// chip_top
module chip_top
  ( input          clk_i
  , input          reset_i
  , input          v_i
  , input  [31:0]  a_i
  , input  [31:0]  b_i
  , output         v_o
  , output [63:0]  c_o
  );
  reg        v_r, v_o_r;
  reg [31:0] a_r, b_r;
  reg [63:0] c_r;
  wire [63:0] c_n;
  multiplier #(.width_p(32)) MULT
    (.a_i(a_r)
    ,.b_i(b_r)
    ,.c_o(c_n)
    );
  always @(posedge clk_i) begin
    if (reset_i) begin
      v_r   <= 1'b0;
      v_o_r <= 1'b0;
    end else begin
      v_r   <= v_i;
      v_o_r <= v_r;
    end
    a_r <= a_i;
    b_r <= b_i;
    c_r <= c_n;
  end
  assign v_o = v_o_r;
  assign c_o = c_r;
endmodule
Size: about 3800 cells after synthesis, roughly 36000 um2 of cells after synthesis.
clock: 7.03 ns
lec_check: 0
cap_margin: 40
core_margin: 2
core_utilization: 72
setup_slack_margin: -0.03
slew_margin: 20
run.sh (not shown) runs the stock make flow with config.mk's settings and CLKGATE_MAP_FILE=.
The starting point reached the layout checks and failed them: setup timing.
Edit:
- CAP_MARGIN: 40 -> 15
- CORE_UTILIZATION: 72 -> 69
- CTS_CLUSTER_SIZE: default -> 37
- SETUP_SLACK_MARGIN: -0.03 -> default
- clock period: 7.03 -> 6.12 ns (I/O delays scaled with it)
What happened: The new run completed, yet does not pass: setup timing. Final cell count came out higher by 3.3%. Utilization shrinks by 0.18 points. Critical path depth stays the same. Worst setup slack degrades by 2.0 ns.
Edit:
- CAP_MARGIN: 15 -> 40
- CORE_UTILIZATION: 69 -> 72
- CTS_CLUSTER_SIZE: 37 -> default
- clock period: 6.12 -> 7.27 ns (I/O delays scaled with it)
The new run finished but failed the layout checks on setup timing.
Final cell count drops by a few percent.
Die area decreases by a few percent.
Worst setup slack improves by 2.5 ns.
Global-route usage decreases by 4.6 points.
Area after synthesis stays the same.
Sequential share of layout area is higher by 0.46 points.
Non-clock buffer count drops by 253.

========
indigo:
The RTL this note starts from:
==> flow/design.v <==
module multiplier #(parameter width_p="inv")
  ( input      [width_p-1:0] a_i
  , input      [width_p-1:0] b_i
  , output [(2*width_p)-1:0] c_o
  );
  assign c_o = a_i * b_i;
endmodule
module chip_top
  ( input          clk_i
  , input          reset_i
  , input          v_i
  , input  [31:0]  a_i
  , input  [31:0]  b_i
  , output         v_o
  , output [63:0]  c_o
  );
  reg        v_r, v_o_r;
  reg [31:0] a_r, b_r;
  reg [63:0] c_r;
  wire [63:0] c_n;
  multiplier #(.width_p(32)) MULT
    (.a_i(a_r)
    ,.b_i(b_r)
    ,.c_o(c_n)
    );
  always @(posedge clk_i) begin
    if (reset_i) begin
      v_r   <= 1'b0;
      v_o_r <= 1'b0;
    end else begin
      v_r   <= v_i;
      v_o_r <= v_r;
    end
    a_r <= a_i;
    b_r <= b_i;
    c_r <= c_n;
  end
  assign v_o = v_o_r;
  assign c_o = c_r;
endmodule
Settings: LEC_CHECK=0, ABC_AREA=1, CAP_MARGIN=20, CORE_MARGIN=2, CORE_UTILIZATION=72, CTS_CLUSTER_DIAMETER=330, CTS_CLUSTER_SIZE=97, PLACE_DENSITY=0.81, SETUP_SLACK_MARGIN=0.8, SLEW_MARGIN=20, TNS_END_PERCENT=10; clock period 3.47 ns.
What the final checks of indigo revealed, after a flow that finished every stage, was a layout that fails on negative setup slack.
[inputs] violet vs indigo
- clearing CTS_CLUSTER_SIZE, which used to be 97
- swapping 72 for 40 in CORE_UTILIZATION
- clearing ABC_AREA, which used to be 1
- clearing TNS_END_PERCENT, which used to be 10
- clearing PLACE_DENSITY, which used to be 0.81
- clearing SETUP_SLACK_MARGIN, which used to be 0.8
- clearing CTS_CLUSTER_DIAMETER, which used to be 330
- swapping 3.47 for 7.5 in the clock period (ns, I/O delays scaled along)
[summary]
- violet completed; timing, DRC and antenna clean
- c_r[52] as the endpoint of the worst setup timing path was reported by violet, and c_r[60] by indigo.
- Global-route track usage on met2 was lower in the run labelled violet.
- Vias: violet fewer than indigo
- Diff indigo -> violet: data arrival time of the worst path went up, design area decreased by 9.7% relative to the old numbers.
- violet vs indigo on placement-stage cell area: violet is the lower one.
- Largest incremental delay on the critical path: violet lower than indigo
--- input diff violet..zinc ---
- CTS_CLUSTER_DIAMETER: unset -> 253
- TNS_END_PERCENT: unset -> 25
- ABC_AREA: unset -> 1
- CORE_UTILIZATION: 40 -> 30
- SLEW_MARGIN: 20 -> 0
- CELL_PAD_IN_SITES_GLOBAL_PLACEMENT: unset -> 3
- PLACE_DENSITY: unset -> 0.87
- CTS_CLUSTER_SIZE: unset -> 96
### Flow results
zinc | stages: all done | timing, DRC, antenna: all pass. [compare] base=violet new=zinc: yosys stat cell total shows an increase of about 33%; combinational gate count shows an increase of 429; routing usage on met2 shows a reduction of 3.2 points. zinc vs violet — post-synthesis to final-layout area growth dropped 5.6 points. Total of cells resized after clock tree synthesis | zinc below violet. Going from violet to zinc, filler cell count grew by more than half. Post-CTS setup repair buffer count: zinc and violet compared, higher one is violet.
Setup changes, zinc to garnet
- HOLD_SLACK_MARGIN now 0.15, previously not set
- TNS_END_PERCENT no longer set, was 25
- SLEW_MARGIN now 20, was 0
- CELL_PAD_IN_SITES_GLOBAL_PLACEMENT no longer set, was 3
- GPL_TIMING_DRIVEN now 0, previously not set
- CORE_UTILIZATION now 40, was 30
- CORE_MARGIN now 6, was 2
- CTS_CLUSTER_SIZE now 14, was 96
- PLACE_DENSITY_LB_ADDON now 0.07, previously not set
- CTS_CLUSTER_DIAMETER no longer set, was 253
- ABC_AREA no longer set, was 1
- PLACE_DENSITY no longer set, was 0.87
zinc reached the final stage; the timing, DRC and antenna checks on its layout passed. garnet finished every stage; the final checks, however, were not passed, the failures being negative setup slack. Comparing sequential fraction of total cell area for garnet and zinc, the smaller number came from zinc. On post-DP HPWL: garnet sits above zinc. zinc has a lower highest net fanout along the worst path than garnet. The run showing the smaller maximum clock skew at final layout is zinc. garnet gives more overall global routing resource usage than zinc did. For garnet, the top routing layer in use was met5, unlike zinc, where it was met4.
> inputs changed (garnet -> delta)
- putting CELL_PAD_IN_SITES_GLOBAL_PLACEMENT at 3 where nothing was set
- swapping 6 for 2 in CORE_MARGIN
- clearing GPL_TIMING_DRIVEN, which used to be 0
- clearing PLACE_DENSITY_LB_ADDON, which used to be 0.07
- swapping 14 for 57 in CTS_CLUSTER_SIZE
- putting MIN_ROUTING_LAYER at met2 where nothing was set
- swapping 0.15 for 0.14 in HOLD_SLACK_MARGIN
- The runs compared here, delta and garnet, all ended either early or with open violations.
- No crash in delta: every stage finished, but the layout fails its final checks due to negative setup slack.
- Every stage of garnet finished as expected; the final checks, on the other hand, flagged negative setup slack, which means the layout fails.
- delta vs. garnet: worst setup slack +63 ps, final wirelength went down, total of plain and repair buffers excluding clock buffers +about 37%, global-route usage now sits higher.
- Of delta and garnet, the higher number of nets in the finished design belongs to delta.
- Taking garnet as the reference, in delta cell count along the critical path now smaller; sequential share of layout area now smaller.
Inputs modified between delta and tundra:
- changing CAP_MARGIN from 20 to 0
- setting CTS_CLUSTER_DIAMETER to 234 for the first time
- changing CORE_UTILIZATION from 40 to 70
- setting CORE_ASPECT_RATIO to 0.5 for the first time
- removing HOLD_SLACK_MARGIN (formerly 0.14)
- removing CELL_PAD_IN_SITES_GLOBAL_PLACEMENT (formerly 3)
- removing MIN_ROUTING_LAYER (formerly met2)
- changing CTS_CLUSTER_SIZE from 57 to 100
- setting TNS_END_PERCENT to 10 for the first time
Findings:
tundra: full flow OK, the timing, DRC and antenna checks passed. Between delta and tundra, total negative slack for setup checks is higher for tundra, delta comes in under that. tundra has number of clock buffers in the layout below what delta had. As far as area fraction in and, or, nand and nor cells after synthesis is concerned, delta and tundra perform about the same. [compare] base=delta new=tundra: critical path depth in cells fell 1; post-detailed-routing wire length fell 25%; number of ordinary inverters in the final layout about even. tundra — time the final worst path needs with I/O delays and setup 140 ps lower, delta as reference. As far as count of boundary I/O pins goes, tundra and delta are indistinguishable; the numbers are identical.
